==> 12-08 <==
==> flow/design.v (excerpt) <==
module alu_top(CLK, OP1, OP2, OPRN, OUT, ZERO);
	input CLK;
	input [31:0] OP1;
	input [31:0] OP2;
	input [5:0] OPRN;
	output [31:0] OUT;
	output ZERO;
	reg [31:0] op1_q, op2_q;
	reg [5:0] oprn_q;
	reg [31:0] out_q;
	reg zero_q;
	wire [31:0] alu_out;
	wire alu_zero;
	ALU alu_inst(alu_out, alu_zero, op1_q, op2_q, oprn_q);
	always @(posedge CLK) begin
		op1_q <= OP1;
		op2_q <= OP2;
		oprn_q <= OPRN;
		out_q <= alu_out;
		zero_q <= alu_zero;
	end
	assign OUT = out_q;
	assign ZERO = zero_q;
endmodule
clock: 46.0 ns
lec_check: 0
abc_area: 0
cap_margin: 0
cell_pad_in_sites_detail_placement: 0
cell_pad_in_sites_global_placement: 3
core_margin: 7
core_utilization: 20
cts_cluster_size: 89
gpl_routability_driven: 0
gpl_timing_driven: 0
max_routing_layer: met4
min_routing_layer: met1
setup_slack_margin: 1.92
slew_margin: 10
tns_end_percent: 100
run.sh (not shown) runs the stock make flow with config.mk's settings and CLKGATE_MAP_FILE=.
==> 01-09: changes against 12-08 <==
==> flow/config.mk (replaced) <==
export PLATFORM = sky130hd
export DESIGN_NAME = alu_top
export DESIGN_NICKNAME = alu_top
export VERILOG_FILES = /design/flow/design.v
export SDC_FILE = /design/flow/constraint.sdc
export NUM_CORES = 4
export LEC_CHECK = 0
export CAP_MARGIN = 20
export CORE_MARGIN = 2
export CORE_UTILIZATION = 65
export SETUP_SLACK_MARGIN = -2.0
export SLEW_MARGIN = 20
==> flow/constraint.sdc (replaced) <==
create_clock -name core_clock -period 28.2 [get_ports {CLK}]
set_input_delay 5.6400 -clock core_clock [delete_from_list [all_inputs] [get_ports {CLK}]]
set_output_delay 5.6400 -clock core_clock [all_outputs]
set_load 0.01 [all_outputs]
==> comparison <==
- In 01-09 the cell count is lower than in 12-08, by about 27%.
- Between 01-09 and 12-08, the lower setup slack is in 01-09 (gap 15 ns).
- Of 12-08 and 01-09, 01-09 has the higher global-route usage (gap 28 points).
- In synthesized cell count, 01-09 and 12-08 do not differ.
- Sequential share of layout area: 01-09 is higher than 12-08 (0.32 points).
- 01-09 finished but fails on setup timing. 12-08 produced a clean layout.

==> 12-22: inputs <==
alu_top again, from the RTL that the note above started with.
clock: 27.7 ns
lec_check: 0
cap_margin: 20
core_margin: 2
core_utilization: 70
place_density_lb_addon: 0.25
slew_margin: 20
tns_end_percent: 5
==> 09-10 (differences from 12-22) <==
Settings changed: CORE_UTILIZATION 70 to 58, PLACE_DENSITY_LB_ADDON 0.25 to unset, SETUP_SLACK_MARGIN set to 4.5, TNS_END_PERCENT 5 to unset.
==> flow/constraint.sdc (replaced) <==
create_clock -name core_clock -period 24.1 [get_ports {CLK}]
set_input_delay 4.8200 -clock core_clock [delete_from_list [all_inputs] [get_ports {CLK}]]
set_output_delay 4.8200 -clock core_clock [all_outputs]
set_load 0.01 [all_outputs]
==> 09-18 (differences from 12-22) <==
Settings changed: CORE_UTILIZATION 70 to 58, PLACE_DENSITY_LB_ADDON 0.25 to unset, TNS_END_PERCENT 5 to unset.
==> flow/constraint.sdc (replaced) <==
create_clock -name core_clock -period 24.2 [get_ports {CLK}]
set_input_delay 4.8400 -clock core_clock [delete_from_list [all_inputs] [get_ports {CLK}]]
set_output_delay 4.8400 -clock core_clock [all_outputs]
set_load 0.01 [all_outputs]
==> results <==
12-22 ended with an error in global routing (5_1_grt), error GRT-0116. 09-18 ran to the end with violations: negative setup slack. 09-10 ran to the end with violations: negative setup slack. Against 09-18, the wire length of 09-10 is smaller by about 9%. In 09-18 the clock skew is higher than in 09-10, by 0.0059 ns. In die size, 09-18 and 09-10 do not differ. In 09-18 the worst setup slack is worse than in 09-10, by 0.47 ns.

==> run a <==
alu_top again, from the RTL that the note above started with.
export LEC_CHECK = 0
export ABC_AREA = 0
export CAP_MARGIN = 20
export CELL_PAD_IN_SITES_GLOBAL_PLACEMENT = 1
export CORE_ASPECT_RATIO = 0.5
export CORE_MARGIN = 2
export CORE_UTILIZATION = 49
export CTS_CLUSTER_DIAMETER = 348
export CTS_CLUSTER_SIZE = 100
export PLACE_DENSITY = 0.42
export SETUP_SLACK_MARGIN = 1.98
export SLEW_MARGIN = 0
export TNS_END_PERCENT = 30
create_clock -name core_clock -period 29.5 [get_ports {CLK}]
==> run b: changes against run a <==
ABC_AREA = not set   (was 0)
CELL_PAD_IN_SITES_GLOBAL_PLACEMENT = not set   (was 1)
CORE_ASPECT_RATIO = not set   (was 0.5)
CORE_UTILIZATION = 65   (was 49)
CTS_CLUSTER_DIAMETER = not set   (was 348)
CTS_CLUSTER_SIZE = not set   (was 100)
PLACE_DENSITY = not set   (was 0.42)
SETUP_SLACK_MARGIN = -2.0   (was 1.98)
SLEW_MARGIN = 20   (was 0)
TNS_END_PERCENT = not set   (was 30)
==> flow/constraint.sdc (replaced) <==
create_clock -name core_clock -period 28.0 [get_ports {CLK}]
set_input_delay 5.6000 -clock core_clock [delete_from_list [all_inputs] [get_ports {CLK}]]
set_output_delay 5.6000 -clock core_clock [all_outputs]
set_load 0.01 [all_outputs]
==> run c: changes against run a <==
ABC_AREA = not set   (was 0)
CELL_PAD_IN_SITES_GLOBAL_PLACEMENT = not set   (was 1)
CORE_ASPECT_RATIO = not set   (was 0.5)
CORE_UTILIZATION = 65   (was 49)
CTS_CLUSTER_DIAMETER = 240   (was 348)
CTS_CLUSTER_SIZE = not set   (was 100)
PLACE_DENSITY = not set   (was 0.42)
SETUP_SLACK_MARGIN = not set   (was 1.98)
SLEW_MARGIN = 20   (was 0)
TNS_END_PERCENT = not set   (was 30)
==> flow/constraint.sdc (replaced) <==
create_clock -name core_clock -period 27.8 [get_ports {CLK}]
set_input_delay 5.5600 -clock core_clock [delete_from_list [all_inputs] [get_ports {CLK}]]
set_output_delay 5.5600 -clock core_clock [all_outputs]
set_load 0.01 [all_outputs]
==> results <==
metric                                                                run a                     run b                     run c
Fmax                                                             0.0347 GHz                         -                0.0338 GHz
Post-route clock period utilization                                   97.7%                         -                      106%
Clock buffer count                                                        9                         -                        10
Core area                                                        0.0469 mm²                0.0355 mm²                0.0355 mm²
Area growth from synthesis to layout                                  11.7%                         -                     12.9%
Setup fix buffers added after clock tree synthesis                        5                         1                         7
Total area of sequential cells                                  0.00204 mm²                         -               0.00204 mm²
Post-route antenna net violation count                                    0                         -                         0
Combined area of the multi-input logic cells                     0.0206 mm²                         -                0.0208 mm²
Post-layout instance count excluding filler cells                     3,219                         -                     3,081
Reg2Reg Launch Point                                       op2_q[1]$_DFF_P_                         -          op1_q[1]$_DFF_P_
Sort of element at the end of the critical path                        flop                         -                      flop
Run status                                          complete, no violations    stopped before the end  finished with violations
Last stage reached                                                        -  global routing (5_1_grt)                         -
Layout check failures                                                     -                         -      negative setup slack
Kind of launch point of the worst setup path                           flop                         -                      flop
Final setup violation count                                               0                         -                         4
MI comb cells                                                         2,109                         -                     2,109
Total Routed Length                                               81,500 µm                         -                103,000 µm
Non-clk bufs                                                            180                         -                       217
Worst R2R Path Depth                                                     77                         -                        81
Initial standard-cell utilization of the core                         49.7%                     65.7%                     65.7%
Critical path class                                              reg -> reg                         -                reg -> reg
Setup Slack @ Placement                                           -0.499 ns                  -2.75 ns                  -2.56 ns
Post-CTS sizing                                                         291                        61                       278
Hold Crit Endpoint                                         out_q[6]$_DFF_P_                         -         out_q[18]$_DFF_P_

==> inputs of build 92 <==
Starting RTL as in the previous note.
make LEC_CHECK=0 ABC_AREA=1 CAP_MARGIN=0 CORE_MARGIN=2 CORE_UTILIZATION=71 CTS_CLUSTER_DIAMETER=250 CTS_CLUSTER_SIZE=89 GPL_TIMING_DRIVEN=1 MIN_ROUTING_LAYER=met1 SLEW_MARGIN=10 TNS_END_PERCENT=5 finish   # period 25.2 ns
==> inputs of build 49, as changes to build 92 <==
==> flow/config.mk (replaced) <==
export PLATFORM = sky130hd
export DESIGN_NAME = alu_top
export DESIGN_NICKNAME = alu_top
export VERILOG_FILES = /design/flow/design.v
export SDC_FILE = /design/flow/constraint.sdc
export NUM_CORES = 4
export LEC_CHECK = 0
export CAP_MARGIN = 20
export CORE_MARGIN = 2
export CORE_UTILIZATION = 71
export PLACE_DENSITY_LB_ADDON = 0.01
export SETUP_SLACK_MARGIN = 4.39
export SLEW_MARGIN = 20
==> flow/constraint.sdc (replaced) <==
create_clock -name core_clock -period 31.7 [get_ports {CLK}]
set_input_delay 6.3400 -clock core_clock [delete_from_list [all_inputs] [get_ports {CLK}]]
set_output_delay 6.3400 -clock core_clock [all_outputs]
set_load 0.01 [all_outputs]
==> inputs of build 82, as changes to build 92 <==
==> flow/config.mk (replaced) <==
export PLATFORM = sky130hd
export DESIGN_NAME = alu_top
export DESIGN_NICKNAME = alu_top
export VERILOG_FILES = /design/flow/design.v
export SDC_FILE = /design/flow/constraint.sdc
export NUM_CORES = 4
export LEC_CHECK = 0
export CAP_MARGIN = 20
export CORE_MARGIN = 2
export CORE_UTILIZATION = 68
export SETUP_SLACK_MARGIN = -0.59
export SLEW_MARGIN = 20
==> flow/constraint.sdc (replaced) <==
create_clock -name core_clock -period 8.64 [get_ports {CLK}]
set_input_delay 1.7280 -clock core_clock [delete_from_list [all_inputs] [get_ports {CLK}]]
set_output_delay 1.7280 -clock core_clock [all_outputs]
set_load 0.01 [all_outputs]
==> inputs of trial 50, as changes to build 92 <==
==> flow/config.mk (replaced) <==
export PLATFORM = sky130hd
export DESIGN_NAME = alu_top
export DESIGN_NICKNAME = alu_top
export VERILOG_FILES = /design/flow/design.v
export SDC_FILE = /design/flow/constraint.sdc
export NUM_CORES = 4
export LEC_CHECK = 0
export CAP_MARGIN = 20
export CORE_MARGIN = 2
export CORE_UTILIZATION = 61
export MAX_ROUTING_LAYER = met4
export SETUP_SLACK_MARGIN = 1.47
export SLEW_MARGIN = 20
==> flow/constraint.sdc (replaced) <==
create_clock -name core_clock -period 10.1 [get_ports {CLK}]
set_input_delay 2.0200 -clock core_clock [delete_from_list [all_inputs] [get_ports {CLK}]]
set_output_delay 2.0200 -clock core_clock [all_outputs]
set_load 0.01 [all_outputs]
==> impl_metrics.env <==
# physical design summary
export IMPL_grt_usage_pct=70.8
export IMPL_chip_area_um2=34300
export IMPL_ys_sh_simple_pct=14.4
export IMPL_failed_stage="global routing"
export IMPL_status="did not finish"
export IMPL_placed_cells=2975
export IMPL_die_h_um=185
export IMPL_syn_num_nets=3249
export IMPL_grt_util_met1_pct=74.6
export IMPL_error="[ERROR GRT-0116] Global routing finished with congestion. Check the congestion regions in the DRC Viewer."
The numbers above come from build 49.

==> impl_metrics.env <==
# flow metrics
export IMPL_ys_sh_simple_pct=26.9
export IMPL_placed_cells=3671
export IMPL_status="finished with violations"
export IMPL_so_faults="negative setup slack"
export IMPL_die_h_um=188
export IMPL_setup_violations=7
export IMPL_worst_slack_ns=-4.53
export IMPL_grt_util_met1_pct=64.4
The numbers above come from build 92.

==> impl_metrics.env <==
# physical design summary
export IMPL_status="did not finish"
export IMPL_syn_num_nets=3249
export IMPL_error="[ERROR GRT-0116] Global routing finished with congestion. Check the congestion regions in the DRC Viewer."
export IMPL_ys_sh_simple_pct=14.4
export IMPL_failed_stage="global routing"
export IMPL_grt_usage_pct=76.0
The numbers above come from build 82.

==> impl_metrics.env <==
# flow metrics
export IMPL_grt_util_met1_pct=63.0
export IMPL_grt_usage_pct=55.2
export IMPL_worst_slack_ns=-19.42
export IMPL_ys_sh_simple_pct=14.4
export IMPL_syn_num_nets=3249
export IMPL_synth_avg_cell_area_um2=9.01
export IMPL_so_faults="negative setup slack"
export IMPL_status="finished with violations"
export IMPL_setup_violations=23
The numbers above come from trial 50.


==> inputs of exp/juniper <==
alu_top again, from the RTL that the note above started with.
Design alu_top, start of the top module:
module alu_top(CLK, OP1, OP2, OPRN, OUT, ZERO);
	input CLK;
	input [31:0] OP1;
	input [31:0] OP2;
	input [5:0] OPRN;
	output [31:0] OUT;
	output ZERO;
	reg [31:0] op1_q, op2_q;
	reg [5:0] oprn_q;
	reg [31:0] out_q;
	reg zero_q;
	wire [31:0] alu_out;
	wire alu_zero;
	ALU alu_inst(alu_out, alu_zero, op1_q, op2_q, oprn_q);
	always @(posedge CLK) begin
		op1_q <= OP1;
		op2_q <= OP2;
		oprn_q <= OPRN;
		out_q <= alu_out;
		zero_q <= alu_zero;
	end
	assign OUT = out_q;
	assign ZERO = zero_q;
endmodule
make LEC_CHECK=0 CAP_MARGIN=20 CORE_MARGIN=2 CORE_UTILIZATION=65 HOLD_SLACK_MARGIN=0.28 SETUP_SLACK_MARGIN=4.5 SLEW_MARGIN=20 finish   # period 31.3 ns
==> inputs of exp/quartz, as changes to exp/juniper <==
--- a/flow/config.mk
+++ b/flow/config.mk
@@ -6,8 +6,11 @@
 export NUM_CORES = 4
 export LEC_CHECK = 0
+export ABC_AREA = 1
 export CAP_MARGIN = 20
 export CORE_MARGIN = 2
-export CORE_UTILIZATION = 65
-export HOLD_SLACK_MARGIN = 0.28
-export SETUP_SLACK_MARGIN = 4.5
+export CORE_UTILIZATION = 72
+export CTS_CLUSTER_DIAMETER = 241
+export CTS_CLUSTER_SIZE = 38
+export SETUP_SLACK_MARGIN = 3.88
 export SLEW_MARGIN = 20
+export TNS_END_PERCENT = 5
==> flow/constraint.sdc (replaced) <==
create_clock -name core_clock -period 16.0 [get_ports {CLK}]
set_input_delay 3.2000 -clock core_clock [delete_from_list [all_inputs] [get_ports {CLK}]]
set_output_delay 3.2000 -clock core_clock [all_outputs]
set_load 0.01 [all_outputs]
==> inputs of exp/fjord, as changes to exp/juniper <==
--- a/flow/config.mk
+++ b/flow/config.mk
@@ -6,8 +6,9 @@
 export NUM_CORES = 4
 export LEC_CHECK = 0
+export ABC_AREA = 1
 export CAP_MARGIN = 20
 export CORE_MARGIN = 2
-export CORE_UTILIZATION = 65
-export HOLD_SLACK_MARGIN = 0.28
-export SETUP_SLACK_MARGIN = 4.5
+export CORE_UTILIZATION = 64
+export CTS_CLUSTER_SIZE = 100
+export PLACE_DENSITY = 0.36
 export SLEW_MARGIN = 20
==> flow/constraint.sdc (replaced) <==
create_clock -name core_clock -period 22.8 [get_ports {CLK}]
set_input_delay 4.5600 -clock core_clock [delete_from_list [all_inputs] [get_ports {CLK}]]
set_output_delay 4.5600 -clock core_clock [all_outputs]
set_load 0.01 [all_outputs]
==> inputs of exp/amber, as changes to exp/juniper <==
--- a/flow/config.mk
+++ b/flow/config.mk
@@ -8,6 +8,4 @@
 export CAP_MARGIN = 20
 export CORE_MARGIN = 2
-export CORE_UTILIZATION = 65
-export HOLD_SLACK_MARGIN = 0.28
-export SETUP_SLACK_MARGIN = 4.5
+export CORE_UTILIZATION = 40
 export SLEW_MARGIN = 20
==> flow/constraint.sdc (replaced) <==
create_clock -name core_clock -period 29.5 [get_ports {CLK}]
set_input_delay 5.9000 -clock core_clock [delete_from_list [all_inputs] [get_ports {CLK}]]
set_output_delay 5.9000 -clock core_clock [all_outputs]
set_load 0.01 [all_outputs]
==> qor summary <==
| quantity | exp/juniper | exp/fjord | exp/amber | exp/quartz |
|---|---|---|---|---|
| Mean cell area of the mapped netlist | 9.01 um^2 | 7.49 um^2 | 9.01 um^2 | 7.49 um^2 |
| Fraction of area in multi-input gates | 79.8% | 77.0% | 78.4% | 75.7% |
| Summed negative setup slack over all endpoints | 0 ns | -29.94 ns | 0 ns | -122.04 ns |
| Total number of placement rows | 69 | 70 | 88 | 66 |
| Mean number of vias per cell | 7.41 | 6.23 | 5.96 | 6.76 |
| First-pass iteration count of the detailed router | 12 | 8 | 7 | 13 |
| Antenna diodes | 6 | 0 | 1 | 11 |
| Antenna violations before repair | 7 | 1 | 3 | 12 |
| Number of tapcells | 461 | 468 | 765 | 442 |
| Maximum clock skew at final layout | 0.0111 ns | 0.0135 ns | 0.0125 ns | 0.0109 ns |
| Drt first-iter violations | 3821 | 2632 | 2197 | 4142 |
| Detailed-routing wirelength on met1 | 31500 um | 31300 um | 38300 um | 28000 um |
| Tally of OpenROAD warnings | 36 | 36 | 31 | 36 |
| Status | complete, no violations | failed layout checks | complete, no violations | failed layout checks |
| Layout check failures | - | negative setup slack | - | negative setup slack |
| Maximum number of pins on one net before global-route repair | 62 | 97 | 63 | 97 |
| Reg-to-reg critical path startpoint | op2_q[1] | op1_q[0] | op1_q[0] | op2_q[0] |
| Number of vias after detailed routing | 22600 | 23300 | 20100 | 25600 |
| Average wire per standard cell | 32.6 um | 23.5 um | 26.3 um | 25.0 um |
| Number of signal-net inverters in the final layout | 174 | 279 | 174 | 279 |
